==> flow/design.v (excerpt) <==
module Top_FFT #(
    parameter   INTEGER_SIZE = 4,
                FRACT_SIZE = 14,
                NFFT = 64
) (
    input       wire                                             clk, rst,
    input       wire                                             start_FFT,
    input       wire    signed  [INTEGER_SIZE+FRACT_SIZE-1:0]    serial_in_r, serial_in_i,
    output      wire    signed  [INTEGER_SIZE+FRACT_SIZE-1:0]    serial_out_r, serial_out_i,
    output      wire                                             end_FFT, data_valid_FFT
);
make LEC_CHECK=0 ABC_AREA=1 CAP_MARGIN=5 CORE_MARGIN=2 CORE_UTILIZATION=70 CTS_CLUSTER_DIAMETER=72 CTS_CLUSTER_SIZE=54 GPL_ROUTABILITY_DRIVEN=1 HOLD_SLACK_MARGIN=0.3 SETUP_SLACK_MARGIN=1.57 SLEW_MARGIN=20 TNS_END_PERCENT=75 finish   # period 5.96 ns
run.sh (not shown) runs the stock make flow with config.mk's settings and CLKGATE_MAP_FILE=.
The baseline died in global routing (5_1_grt), error ODB-0269.
Then changed:
Settings changed: ABC_AREA 1 to default, CTS_CLUSTER_SIZE 54 to 21, HOLD_SLACK_MARGIN 0.3 to default, PLACE_DENSITY from default to 0.65, SETUP_SLACK_MARGIN 1.57 to 0.82.
Clock period 5.96 ns to 8.4 ns, I/O delays scaled along.
Result: With this change the flow finished with timing, DRC and antenna clean. Area after synthesis drops by a few percent. Synthesized cell count drops by about a fifth. Die area drops by a few percent.
Then changed:
Settings changed: ABC_AREA from default to 1, CORE_ASPECT_RATIO from default to 0.5, CTS_CLUSTER_SIZE 21 to 54, PLACE_DENSITY 0.65 to default, SETUP_SLACK_MARGIN 0.82 to 1.59.
Clock period 8.4 ns to 5.96 ns, I/O delays scaled along.
Outcome: The changed run aborted during global routing (5_1_grt), error GRT-0232. Synthesized cell count went up by 19%. Die size went up by 4.0%. Synthesized area went up by 3.9%.

Starting RTL as in the previous note.
clock: 6.08 ns
lec_check: 0
abc_area: 1
cap_margin: 5
core_margin: 2
core_utilization: 70
cts_cluster_diameter: 352
cts_cluster_size: 54
gpl_routability_driven: 1
hold_slack_margin: 0.3
setup_slack_margin: 0.72
slew_margin: 20
tns_end_percent: 75
The baseline did not get past global routing (5_1_grt) (GRT-0232).
Next try:
- CTS_CLUSTER_DIAMETER: 352 -> 72
- HOLD_SLACK_MARGIN: 0.3 -> default
- PLACE_DENSITY_LB_ADDON: default -> 0.01
- SETUP_SLACK_MARGIN: 0.72 -> 1.76
- clock period: 6.08 -> 5.96 ns (I/O delays scaled with it)
Effect: The new run stopped in global routing (5_1_grt), error GRT-0116. Area after synthesis is unchanged. Die size stays the same. Synthesized cell count does not change.
Next try:
- CAP_MARGIN: 5 -> 20
- CORE_UTILIZATION: 70 -> 72
- CTS_CLUSTER_DIAMETER: 72 -> 396
- CTS_CLUSTER_SIZE: 54 -> 100
- GPL_ROUTABILITY_DRIVEN: 1 -> default
- PLACE_DENSITY: default -> 0.6
- PLACE_DENSITY_LB_ADDON: 0.01 -> default
- SETUP_SLACK_MARGIN: 1.76 -> -0.56
- TNS_END_PERCENT: 75 -> default
The changed run ended with an error in global routing (5_1_grt) with ODB-0269.
Synthesized area is unchanged.
Die size goes down by about 2.8%.
Synthesized cell count does not change.
Next try:
- ABC_AREA: 1 -> default
- CTS_CLUSTER_DIAMETER: 396 -> 227
- CTS_CLUSTER_SIZE: 100 -> default
- SETUP_SLACK_MARGIN: -0.56 -> default
- clock period: 5.96 -> 7.48 ns (I/O delays scaled with it)
The new run aborted during clock tree synthesis (4_1_cts), error DPL-0033. Die size is lower by a few percent. Synthesized cell count is lower by about a fifth. Synthesized area is lower by a few percent.

build 52:
Starting RTL as in the previous note.
Settings: LEC_CHECK=0, CAP_MARGIN=5, CORE_MARGIN=2, CORE_UTILIZATION=61, CTS_CLUSTER_DIAMETER=72, CTS_CLUSTER_SIZE=33, GPL_ROUTABILITY_DRIVEN=1, PLACE_DENSITY=0.62, SETUP_SLACK_MARGIN=-0.31, SLEW_MARGIN=20, TNS_END_PERCENT=75; clock period 5.97 ns.
[flow] build 52 | stages: complete | final checks: fail | reason: negative setup slack
[inputs] build 78 vs build 52
Settings: a change of SETUP_SLACK_MARGIN from -0.31 to 0.82; an added PLACE_DENSITY_LB_ADDON of 0.05; a deleted PLACE_DENSITY that had been 0.62; a change of the clock period (ns, I/O delays scaled along) from 5.97 to 8.4.
==> results <==
- Build 78 finished every step from synthesis to the final layout, and the layout passed the timing, design-rule and antenna checks.
- Build 78 vs build 52 on fraction of met1 tracks used by global routing: build 78 is the lower one.
- Comparing build 78 and build 52, the higher global-route usage is on build 52.
- Post-CTS setup repair buffer count (build 78 / build 52): 1.19
- Build 78 has more setup slack than build 52.
Modified inputs, build 18 compared to build 78
Settings: SETUP_SLACK_MARGIN now -0.31, was 0.82; GPL_ROUTABILITY_DRIVEN now 0, was 1; GPL_TIMING_DRIVEN now 0, previously not set; ABC_AREA now 1, previously not set; CTS_CLUSTER_SIZE now 15, was 33; CTS_CLUSTER_DIAMETER now 182, was 72; CORE_UTILIZATION now 36, was 61; TNS_END_PERCENT now 70, was 75; PLACE_DENSITY_LB_ADDON now 0.08, was 0.05; CAP_MARGIN now 15, was 5; CELL_PAD_IN_SITES_DETAIL_PLACEMENT now 2, previously not set.
## What came out
- Completing all stages was not enough for build 18: its layout failed the final checks because of negative setup slack.
- Compared with build 78, build 18 ends up with more cell area.
- Number of clock buffer instances in the layout (higher): build 18
- Taking build 78 as the reference, in build 18 proportion of power drawn by combinational gates moved up, setup-violating endpoint count in the final report now sits higher, chip area in the Yosys report rose 8100 sq um.
- Sort build 18 and build 78 by share of cell area taken by flip-flops and latches desc -> top: build 78
- The number of buffers added by the clock tree synthesis step in build 18 was higher than what build 78 gave.
- Build 18 vs. build 78: count of inserted antenna diode cells went up by 131.
- In build 18 the cell total in the yosys stat output turned out 3356 higher than in build 78.
- Diff build 18 and build 78: adder-cell share of the synthesized area lower in build 18
- Of build 18 and build 78, it is build 18 that has the higher power per unit of standard cell area.
Here is what was changed in the inputs of build 91 compared with build 18.
Settings: removing CELL_PAD_IN_SITES_DETAIL_PLACEMENT (formerly 2); changing CTS_CLUSTER_DIAMETER from 182 to 273; removing GPL_TIMING_DRIVEN (formerly 0); changing CAP_MARGIN from 15 to 35; removing PLACE_DENSITY_LB_ADDON (formerly 0.08); changing TNS_END_PERCENT from 70 to 75; removing ABC_AREA (formerly 1); changing CTS_CLUSTER_SIZE from 15 to 14; changing CORE_UTILIZATION from 36 to 70; changing the clock period (ns, I/O delays scaled along) from 8.4 to 7.17.
Notes after the runs:
- Build 91 never completed, since it errored out during 3_5_place_dp.
- Diff build 18 -> build 91 | post-synthesis instance area | decrease of about 4%
- Synthesized cell count (build 91 vs. build 18) decreases by more than 10%
- Cell count listed in synth_stat.txt for build 91: 3356 down relative to build 18
- For the area fraction in compound gates after synthesis, build 91 came in 0.63 points lower than build 18 did.
- Sequential-to-total area share from yosys stat, build 18 and build 91: higher on build 91
- Relative to build 18, the yosys-reported design area after synthesis of build 91 is lower by 3.8%.
- Against build 18, build 91 comes in 29% higher on count of cell types in the netlist.
- Diff build 18 -> build 91: die span in y -29%, xor/xnor share of the synthesized area +1.1 points.

## R
Starting RTL as in the previous note.
clock: 3.99 ns
lec_check: 0
abc_area: 1
cap_margin: 20
core_margin: 2
core_utilization: 64
cts_cluster_size: 99
place_density: 0.6
setup_slack_margin: 0.51
slew_margin: 20
R did not finish; a tool error ended it in global routing (5_1_grt).
For S, these inputs were changed with respect to R:
- a deleted ABC_AREA that had been 1
- a deleted CTS_CLUSTER_SIZE that had been 99
- a deleted SETUP_SLACK_MARGIN that had been 0.51
- a change of CORE_UTILIZATION from 64 to 40
- a change of the clock period (ns, I/O delays scaled along) from 3.99 to 12.0
Results
- The flow did not stop early for S: all stages ran, and the layout cleared the timing, design-rule and antenna checks.
- Diff R -> S: floorplan die width up 140 um, pre-CTS setup slack up 5.16 ns, xor and xnor fraction of the mapped netlist area up 1.1 points.
- Summary of S over R: initial cell density of the core decreased by 24 points relative to the old numbers, sequential-to-total area share from yosys stat saw an increase.
- In S the synthesis area per yosys turned out about 4% lower than in R.
- S vs. R: area after detailed placement -27000 um2, area after synthesis -3.8%.
- [S] post-placement cell count fell 12% relative to R
- Chip area grows by more than half when moving from R to S.

Top_FFT again, from the RTL that the note above started with.
make LEC_CHECK=0 CAP_MARGIN=20 CORE_MARGIN=2 CORE_UTILIZATION=70 CTS_CLUSTER_DIAMETER=88 CTS_CLUSTER_SIZE=35 PLACE_DENSITY=0.65 SLEW_MARGIN=20 finish   # period 7.07 ns
The starting point did not get past detailed placement (DPL-0033).
Then changed:
CORE_UTILIZATION = 40   (was 70)
CTS_CLUSTER_DIAMETER = not set   (was 88)
CTS_CLUSTER_SIZE = not set   (was 35)
PLACE_DENSITY = 0.6   (was 0.65)
clock period = 10.7 ns   (was 7.07 ns; I/O delays follow)
What happened: The changed run finished with timing, DRC and antenna clean. Area after synthesis stays the same. Die size goes up by 74%. Synthesized cell count is unchanged.

## job 6712
Starting RTL as in the previous note.
clock: 6.09 ns
lec_check: 0
abc_area: 1
cap_margin: 10
core_margin: 2
core_utilization: 72
cts_cluster_diameter: 391
cts_cluster_size: 99
place_density: 0.38
setup_slack_margin: -0.6
slew_margin: 20
Job 6712: it failed with a tool error in global routing (5_1_grt), so there are no final results.
Here is what was changed in the inputs of job 5817 compared with job 6712.
- swapping 0.38 for 0.62 in PLACE_DENSITY
- clearing ABC_AREA, which used to be 1
- swapping 10 for 20 in CAP_MARGIN
- clearing CTS_CLUSTER_DIAMETER, which used to be 391
- swapping 99 for 46 in CTS_CLUSTER_SIZE
- clearing SETUP_SLACK_MARGIN, which used to be -0.6
- swapping 6.09 for 8.09 in the clock period (ns, I/O delays scaled along)
## What came out
Not one of job 6712 and job 5817 finished clean. Job 6712 has a higher last weighted congestion value of the routability-driven placer than job 5817. Diff job 6712 -> job 5817: die height went down, number of distinct library cells after synthesis went up.
#### Input delta (job 704 over job 5817)
- CORE_UTILIZATION now 70, was 72
- CTS_CLUSTER_SIZE now 35, was 46
Results
Job 704 ran in full, but the layout does not pass; the checks complain about setup timing.
In the flow results for job 5817 and job 704, the count of standard-cell rows is larger on job 704.
| last weighted congestion value of the routability-driven placer | job 704 vs job 5817 | ≈ equal |
Horizontal die dimension went up slightly going from job 5817 to job 704.
Compared with job 5817, in job 704 standard cell core area now larger; chip area now larger; count of mapped cells out of synthesis comparable; fraction of synthesized area in multiplexers comparable.
Setup changes, job 704 to job 3126
- swapping 70 for 28 in CORE_UTILIZATION
- swapping 0.62 for 0.6 in PLACE_DENSITY
- clearing CTS_CLUSTER_SIZE, which used to be 35
- swapping 8.09 for 19.1 in the clock period (ns, I/O delays scaled along)
==> comparison <==
- Higher proportion of power drawn by combinational gates among job 3126 and job 704: job 704
- Job 3126 has completed all stages; timing, DRC and antenna checks passed.
- In job 3126 relative to job 704, number of global-route vias before repair had gone down by a little under 10%.
- Compared with job 704, job 3126 shows a lower global routing usage summed across all routing layers.
- Portion of total power attributed to sequential cells up 0.8 points in job 3126 wrt job 704
- Standby leakage power came out lower on job 3126 than on job 704.
- Of job 3126 and job 704, the run reporting the higher number of buffer and inverter instances along the worst setup path was job 704.
- Re count of filler cells inserted in the layout: job 3126 and job 704 aren't equal, and the lower value belongs to job 704.
- Sort job 3126 and job 704 by post-route worst setup slack, ascending, and job 704 comes first.
- Compared with job 704, job 3126 shows a lower depth of the most critical reg-to-reg path.

## nickel
Starting RTL as in the previous note.
Settings: LEC_CHECK=0, CAP_MARGIN=10, CORE_MARGIN=6, CORE_UTILIZATION=47, GPL_TIMING_DRIVEN=0, MAX_ROUTING_LAYER=met4, PLACE_DENSITY_LB_ADDON=0.09, SLEW_MARGIN=40; clock period 7.13 ns.
In nickel the implementation completed, yet the final layout does not meet the checks, the culprit being setup timing.
Input-level comparison between yarrow and nickel:
==> flow/config.mk <==
export PLATFORM = sky130hd
export DESIGN_NAME = Top_FFT
export DESIGN_NICKNAME = Top_FFT
export VERILOG_FILES = /design/flow/design.v
export SDC_FILE = /design/flow/constraint.sdc
export NUM_CORES = 4
export LEC_CHECK = 0
export CAP_MARGIN = 20
export CORE_MARGIN = 2
export CORE_UTILIZATION = 72
export PLACE_DENSITY = 0.4
export SLEW_MARGIN = 20
==> flow/constraint.sdc <==
create_clock -name core_clock -period 6.18 [get_ports {clk}]
set_input_delay 1.2360 -clock core_clock [delete_from_list [all_inputs] [get_ports {clk}]]
set_output_delay 1.2360 -clock core_clock [all_outputs]
set_load 0.01 [all_outputs]
Findings:
- yarrow: GRT-0232 in 5_1_grt -> run aborted
- Number of setup buffers added after CTS, yarrow and nickel: lower on yarrow
- Taking yarrow over nickel, the vertical die dimension ratio works out to 0.80.
- Re die size: yarrow is 36% down on nickel.
Setup changes, yarrow to lagoon
diff --git a/flow/config.mk b/flow/config.mk
--- a/flow/config.mk
+++ b/flow/config.mk
@@ -10,2 +10,2 @@
-export CORE_UTILIZATION = 72
-export PLACE_DENSITY = 0.4
+export CORE_UTILIZATION = 40
+export PLACE_DENSITY = 0.6
==> flow/constraint.sdc <==
create_clock -name core_clock -period 13.3 [get_ports {clk}]
set_input_delay 2.6600 -clock core_clock [delete_from_list [all_inputs] [get_ports {clk}]]
set_output_delay 2.6600 -clock core_clock [all_outputs]
set_load 0.01 [all_outputs]
==> comparison <==
- Floorplan die width in lagoon vs yarrow: up 34%
- When lagoon is set beside yarrow, its area inside the core boundary turns out to be 80% larger.
- yarrow has a lower vertical die dimension than lagoon.
- lagoon: done, clean on timing, DRC and antenna
- The global placement routability congestion of lagoon falls short of that of yarrow by 0.074.
- In the tables for lagoon and yarrow, count of instances resized after the clock tree is built reads lower with lagoon.
- Taking yarrow as the reference point, the placement row count of lagoon rises by 67.
- From yarrow to lagoon, area share of xor/xnor cells in the synthesized design did not move at all.
- lagoon against yarrow: worst slack after detailed placement increased 4710 ps, die area rose by 230000 sq um.
Changes in sierra relative to lagoon:
diff --git a/flow/config.mk b/flow/config.mk
--- a/flow/config.mk
+++ b/flow/config.mk
@@ -10 +10 @@
-export CORE_UTILIZATION = 40
+export CORE_UTILIZATION = 63
@@ -11,0 +12 @@
+export SETUP_SLACK_MARGIN = 1.93
==> flow/constraint.sdc <==
create_clock -name core_clock -period 7.82 [get_ports {clk}]
set_input_delay 1.5640 -clock core_clock [delete_from_list [all_inputs] [get_ports {clk}]]
set_output_delay 1.5640 -clock core_clock [all_outputs]
set_load 0.01 [all_outputs]
[summary]
- Comparing sierra and lagoon, the higher slew at the pin with the worst max-slew slack was measured on sierra.
- Layout-stage area growth over the synthesis result in sierra is 2.9 points above lagoon.
- Of sierra and lagoon, the run reporting the higher count of non-filler cells in the finished layout was lagoon.
- [sierra] number of antenna violations at the first check in global routing rose 20 relative to lagoon
- Completing all stages was not enough for sierra: its layout failed the final checks because of setup timing.
- In sierra relative to lagoon, number of nets in the layout had gone up by a few percent.
- Diff lagoon -> sierra: final global-route overflow total about even; detailed-routed wire length on met2 rose 15000 um.

Top_FFT again, from the RTL that the note above started with.
// Top_FFT
module Top_FFT #(
    parameter   INTEGER_SIZE = 4,
                FRACT_SIZE = 14,
                NFFT = 64
) (
    input       wire                                             clk, rst,
    input       wire                                             start_FFT,
    input       wire    signed  [INTEGER_SIZE+FRACT_SIZE-1:0]    serial_in_r, serial_in_i,
    output      wire    signed  [INTEGER_SIZE+FRACT_SIZE-1:0]    serial_out_r, serial_out_i,
    output      wire                                             end_FFT, data_valid_FFT
);
localparam DATA_WIDTH = INTEGER_SIZE+FRACT_SIZE ;
wire    [$clog2(NFFT)-1:0]        start_stages;
wire    [DATA_WIDTH-1:0]        stage2_in_r, stage2_in_i;
wire    [DATA_WIDTH-1:0]        stage3_in_r, stage3_in_i;
wire    [DATA_WIDTH-1:0]        stage4_in_r, stage4_in_i;
wire    [DATA_WIDTH-1:0]        stage5_in_r, stage5_in_i;
wire    [DATA_WIDTH-1:0]        stage6_in_r, stage6_in_i;
wire    [DATA_WIDTH-1:0]        stage7_in_r, stage7_in_i;
FFT_1st_stage #(.INTEGER_SIZE(INTEGER_SIZE), .FRACT_SIZE(FRACT_SIZE), .STAGE_NO(1), .NFFT(NFFT)) ST1 (
    .clk(clk),
    .rst(rst),
    .start_conv(start_stages[0]),
    .serial_in_r(serial_in_r),
    .serial_in_i(serial_in_i),
    .serial_out_r(stage2_in_r),
    .serial_out_i(stage2_in_i)
);
FFT_2nd_stage #(.INTEGER_SIZE(INTEGER_SIZE), .FRACT_SIZE(FRACT_SIZE), .STAGE_NO(2), .NFFT(NFFT)) ST2 (
    .clk(clk),
    .rst(rst),
    .start_conv(start_stages[1]),
    .serial_in_r(stage2_in_r),
    .serial_in_i(stage2_in_i),
    .serial_out_r(stage3_in_r),
    .serial_out_i(stage3_in_i)
);
FFT_3rd_stage #(.INTEGER_SIZE(INTEGER_SIZE), .FRACT_SIZE(FRACT_SIZE), .STAGE_NO(3), .NFFT(NFFT)) ST3 (
    .clk(clk),
    .rst(rst),
    .start_conv(start_stages[2]),
    .serial_in_r(stage3_in_r),
    .serial_in_i(stage3_in_i),
    .serial_out_r(stage4_in_r),
  ...
clock: 8.4 ns
lec_check: 0
cap_margin: 15
core_margin: 2
core_utilization: 36
cts_cluster_diameter: 182
cts_cluster_size: 15
gpl_routability_driven: 0
gpl_timing_driven: 0
place_density_lb_addon: 0.05
setup_slack_margin: -0.31
slew_margin: 20
tns_end_percent: 70
The baseline finished with negative setup slack left.
Next try:
CAP_MARGIN = 20   (was 15)
CORE_UTILIZATION = 64   (was 36)
CTS_CLUSTER_DIAMETER = not set   (was 182)
CTS_CLUSTER_SIZE = not set   (was 15)
GPL_ROUTABILITY_DRIVEN = not set   (was 0)
GPL_TIMING_DRIVEN = not set   (was 0)
PLACE_DENSITY = 0.6   (was not set)
PLACE_DENSITY_LB_ADDON = not set   (was 0.05)
SETUP_SLACK_MARGIN = not set   (was -0.31)
TNS_END_PERCENT = not set   (was 70)
clock period = 12.6 ns   (was 8.4 ns; I/O delays follow)
Outcome: Now the flow finished with timing, DRC and antenna clean; routed wire length goes down by about a fifth; cell area went down by a few percent; sequential power went down by a quarter to a third; utilization rose by 29 points.
Power and IR drop assume default switching activity.
